Design amber_mul, start of the top module:
module amber_mul (
input                       i_clk,
input                       i_rst,           
input                       i_start,
input                       i_accumulate,    
input       [31:0]          i_a,             
input       [31:0]          i_b,             
input       [31:0]          i_c,             
output                      o_ready,
output                      o_done,
output      [31:0]          o_result,
output      [1:0]           o_flags          
);
Size: ~1000 cells after synthesis, ~140 flip-flops, ~140 I/O pins.
export LEC_CHECK = 0
export CAP_MARGIN = 20
export CORE_MARGIN = 2
export CORE_UTILIZATION = 72
export CTS_CLUSTER_DIAMETER = 199
export CTS_CLUSTER_SIZE = 35
export PLACE_DENSITY = 0.81
export SLEW_MARGIN = 20
create_clock -name core_clock -period 4.63 [get_ports {i_clk}]
run.sh (not shown) runs the stock make flow with config.mk's settings and CLKGATE_MAP_FILE=.
The first run finished but fails on setup timing.
Rerun with:
- CORE_UTILIZATION: 72 -> 60
- CTS_CLUSTER_DIAMETER: 199 -> default
- CTS_CLUSTER_SIZE: 35 -> default
- PLACE_DENSITY: 0.81 -> default
- clock period: 4.63 -> 2.72 ns (I/O delays scaled with it)
With this change the flow aborted during global routing (5_1_grt) (GRT-0232). Synthesized cell count does not change. Die size rose by 19%. Area after synthesis does not change.
Rerun with:
- CORE_UTILIZATION: 60 -> 66
- PLACE_DENSITY: default -> 0.6
- clock period: 2.72 -> 4.07 ns (I/O delays scaled with it)
Result:
- The changed run completed, yet does not pass: setup timing
- area after synthesis does not change
- die size fell by 8.8%
- synthesized cell count stays the same
Rerun with:
- CORE_UTILIZATION: 66 -> 40
- clock period: 4.07 -> 5.0 ns (I/O delays scaled with it)
After rerunning: With this change the flow went through all stages and came out clean; maximum frequency drops by 2.9%; via count shrinks by about 20%; sequential power fell by 19%; non-clock buffer count fell by 132; die size increases by about 60%; utilization falls by 41 points; clock power fell by 23%; cell area drops by 9.0%; final cell count climbs by about 0.75%.

========
Starting RTL as in the previous note.
// amber_mul
module amber_mul (
input                       i_clk,
input                       i_rst,           
input                       i_start,
input                       i_accumulate,    
input       [31:0]          i_a,             
input       [31:0]          i_b,             
input       [31:0]          i_c,             
output                      o_ready,
output                      o_done,
output      [31:0]          o_result,
output      [1:0]           o_flags          
);
clock: 1.34 ns
lec_check: 0
abc_area: 0
cap_margin: 20
core_aspect_ratio: 0.5
core_margin: 2
core_utilization: 72
cts_cluster_diameter: 397
cts_cluster_size: 99
place_density: 0.6
setup_slack_margin: 0.34
slew_margin: 20
The first run failed in 3_5_place_dp, error DPL-0038.
==> next run, changes <==
ABC_AREA = default   (was 0)
CORE_ASPECT_RATIO = default   (was 0.5)
CORE_UTILIZATION = 57   (was 72)
CTS_CLUSTER_DIAMETER = default   (was 397)
CTS_CLUSTER_SIZE = 34   (was 99)
SETUP_SLACK_MARGIN = default   (was 0.34)
clock period = 2.71 ns   (was 1.34 ns; I/O delays follow)
After rerunning:
- With this change the flow produced a layout that fails on setup timing
- synthesized cell count is unchanged
- die size came out higher by 25%
- synthesized area does not change
==> next run, changes <==
CORE_UTILIZATION = 50   (was 57)
CTS_CLUSTER_SIZE = default   (was 34)
PLACE_DENSITY = default   (was 0.6)
clock period = 2.72 ns   (was 2.71 ns; I/O delays follow)
The new run reached the layout checks and failed them: setup timing.
Via count shrinks by about a fifth.
Sequential share of layout area grows by 1.4 points.
Routed wire length shrinks by a quarter to a third.

========
The RTL this note starts from:
==> flow/design.v <==
module a23_multiply (
input                       i_clk,
input                       i_rst,           
input                       i_fetch_stall,
input       [31:0]          i_a_in,          
input       [31:0]          i_b_in,          
input       [1:0]           i_function,
input                       i_execute,
output      [31:0]          o_out,
output      [1:0]           o_flags,         
output reg                  o_done           
);
wire        enable;
wire        accumulate;
wire [33:0] multiplier;
wire [33:0] multiplier_bar;
wire [33:0] sum;
wire [33:0] sum34_b;
reg  [5:0]  count;
reg  [5:0]  count_nxt;
reg  [67:0] product;
reg  [67:0] product_nxt;
reg  [1:0]  flags_nxt;
wire [32:0] sum_acc1;            
assign enable         = i_function[0];
assign accumulate     = i_function[1];
assign multiplier     =  { 2'd0, i_a_in} ;
assign multiplier_bar = ~{ 2'd0, i_a_in} + 34'd1 ;
assign sum34_b        =  product[1:0] == 2'b01 ? multiplier     :
                         product[1:0] == 2'b10 ? multiplier_bar :
                                                 34'd0          ;
    assign sum =  product[67:34] + sum34_b;
    assign sum_acc1 = {1'd0, product[32:1]} + {1'd0, i_a_in};
always @*
    begin
    count_nxt           = count;
    product_nxt         = product;
    flags_nxt   = { product[32], product[32:1] == 32'd0 }; 
    if ( count == 6'd0 )
        product_nxt = {33'd0, 1'd0, i_b_in, 1'd0 } ;
    else if ( count <= 6'd33 )
        product_nxt = { sum[33], sum, product[33:1]} ;
    else if ( count == 6'd34 && accumulate )
        begin
        product_nxt         = { product[64:33], sum_acc1[31:0], 1'd0};  
        end
    if (count == 6'd0)   
        count_nxt   = enable ? 6'd1 : 6'd0;
    else if ((count == 6'd34 && !accumulate) ||   
             (count == 6'd35 &&  accumulate)  )   
        count_nxt   = 6'd0;
    else
        count_nxt   = count + 1'd1;
    end
always @ ( posedge i_clk )
    if ( i_rst )
        begin
        count           <= 6'd0;
        o_done          <= 1'd0;
        end
    else if ( !i_fetch_stall )
        begin
        count           <= i_execute ? count_nxt          : count;           
        product         <= i_execute ? product_nxt        : product;        
        o_done          <= i_execute ? count == 6'd31     : o_done;          
        end
assign o_out   = product[32:1]; 
assign o_flags = flags_nxt;
endmodule
module amber_mul (
input                       i_clk,
input                       i_rst,           
input                       i_start,
input                       i_accumulate,    
input       [31:0]          i_a,             
input       [31:0]          i_b,             
input       [31:0]          i_c,             
output                      o_ready,
output                      o_done,
output      [31:0]          o_result,
output      [1:0]           o_flags          
);
reg         busy;
reg         acc_q;
reg  [31:0] a_q;
reg  [31:0] c_q;
reg         done_d1;
reg         done_d2;
reg         done_d3;
wire        mult_done;
wire        take;
wire [31:0] mult_a;
wire [1:0]  mult_function;
assign take          = i_start && !busy;
assign o_ready       = !busy;
assign mult_a        = done_d2 ? c_q : a_q;
assign mult_function = busy ? { acc_q, 1'd0 } : { i_accumulate, take };
always @ ( posedge i_clk )
    if ( take )
        begin
        acc_q <= i_accumulate;
        a_q   <= i_a;
        c_q   <= i_c;
        end
always @ ( posedge i_clk )
    if ( i_rst )
        begin
        busy    <= 1'd0;
        done_d1 <= 1'd0;
        done_d2 <= 1'd0;
        done_d3 <= 1'd0;
        end
    else
        begin
        busy    <= take ? 1'd1 : ( o_done ? 1'd0 : busy );
        done_d1 <= mult_done;
        done_d2 <= done_d1;
        done_d3 <= done_d2 && acc_q;
        end
assign o_done = busy && ( acc_q ? done_d3 : done_d2 );
a23_multiply u_multiply (
    .i_clk          ( i_clk          ),
    .i_rst          ( i_rst          ),
    .i_fetch_stall  ( 1'd0           ),
    .i_a_in         ( mult_a         ),
    .i_b_in         ( i_b            ),
    .i_function     ( mult_function  ),
    .i_execute      ( 1'd1           ),
    .o_out          ( o_result       ),
    .o_flags        ( o_flags        ),
    .o_done         ( mult_done      )
);
endmodule
==> flow/config.mk <==
export PLATFORM = sky130hd
export DESIGN_NAME = amber_mul
export DESIGN_NICKNAME = amber_mul
export VERILOG_FILES = /design/flow/design.v
export SDC_FILE = /design/flow/constraint.sdc
export NUM_CORES = 4
export LEC_CHECK = 0
export ABC_AREA = 1
export CAP_MARGIN = 40
export CELL_PAD_IN_SITES_GLOBAL_PLACEMENT = 0
export CORE_ASPECT_RATIO = 1.09
export CORE_MARGIN = 10
export CORE_UTILIZATION = 53
export CTS_CLUSTER_DIAMETER = 59
export CTS_CLUSTER_SIZE = 23
export GPL_ROUTABILITY_DRIVEN = 0
export MAX_ROUTING_LAYER = met4
export SLEW_MARGIN = 20
==> flow/constraint.sdc <==
create_clock -name core_clock -period 3.95 [get_ports {i_clk}]
set_input_delay 0.7900 -clock core_clock [delete_from_list [all_inputs] [get_ports {i_clk}]]
set_output_delay 0.7900 -clock core_clock [all_outputs]
set_load 0.01 [all_outputs]
The baseline passed the timing, design-rule and antenna checks.
Edit:
--- a/flow/config.mk
+++ b/flow/config.mk
@@ -8,2 +8 @@
-export ABC_AREA = 1
-export CAP_MARGIN = 40
+export CAP_MARGIN = 5
@@ -12,2 +11,2 @@
-export CORE_MARGIN = 10
-export CORE_UTILIZATION = 53
+export CORE_MARGIN = 2
+export CORE_UTILIZATION = 17
@@ -15 +13,0 @@
-export CTS_CLUSTER_SIZE = 23
==> flow/constraint.sdc (replaced) <==
create_clock -name core_clock -period 5.0 [get_ports {i_clk}]
set_input_delay 1.0000 -clock core_clock [delete_from_list [all_inputs] [get_ports {i_clk}]]
set_output_delay 1.0000 -clock core_clock [all_outputs]
set_load 0.01 [all_outputs]
Hold slack improved by 40 ps.
Fmax is lower by about a fifth.
Clock power goes down by about a fifth.
Edit:
==> flow/config.mk (replaced) <==
export PLATFORM = sky130hd
export DESIGN_NAME = amber_mul
export DESIGN_NICKNAME = amber_mul
export VERILOG_FILES = /design/flow/design.v
export SDC_FILE = /design/flow/constraint.sdc
export NUM_CORES = 4
export LEC_CHECK = 0
export CAP_MARGIN = 20
export CORE_MARGIN = 2
export CORE_UTILIZATION = 40
export GPL_TIMING_DRIVEN = 0
export PLACE_DENSITY_LB_ADDON = 0.23
export SETUP_SLACK_MARGIN = 0.35
export SLEW_MARGIN = 20
With this change the flow produced a layout that fails on setup timing.
Wire length decreases by 5.7%.
Via count increases by 2.9%.
Cell count decreases by 19%.
Setup slack is worse by 330 ps.
Worst hold slack hardly moves.
No activity file was given, so power comes from the tool's default toggle rates.
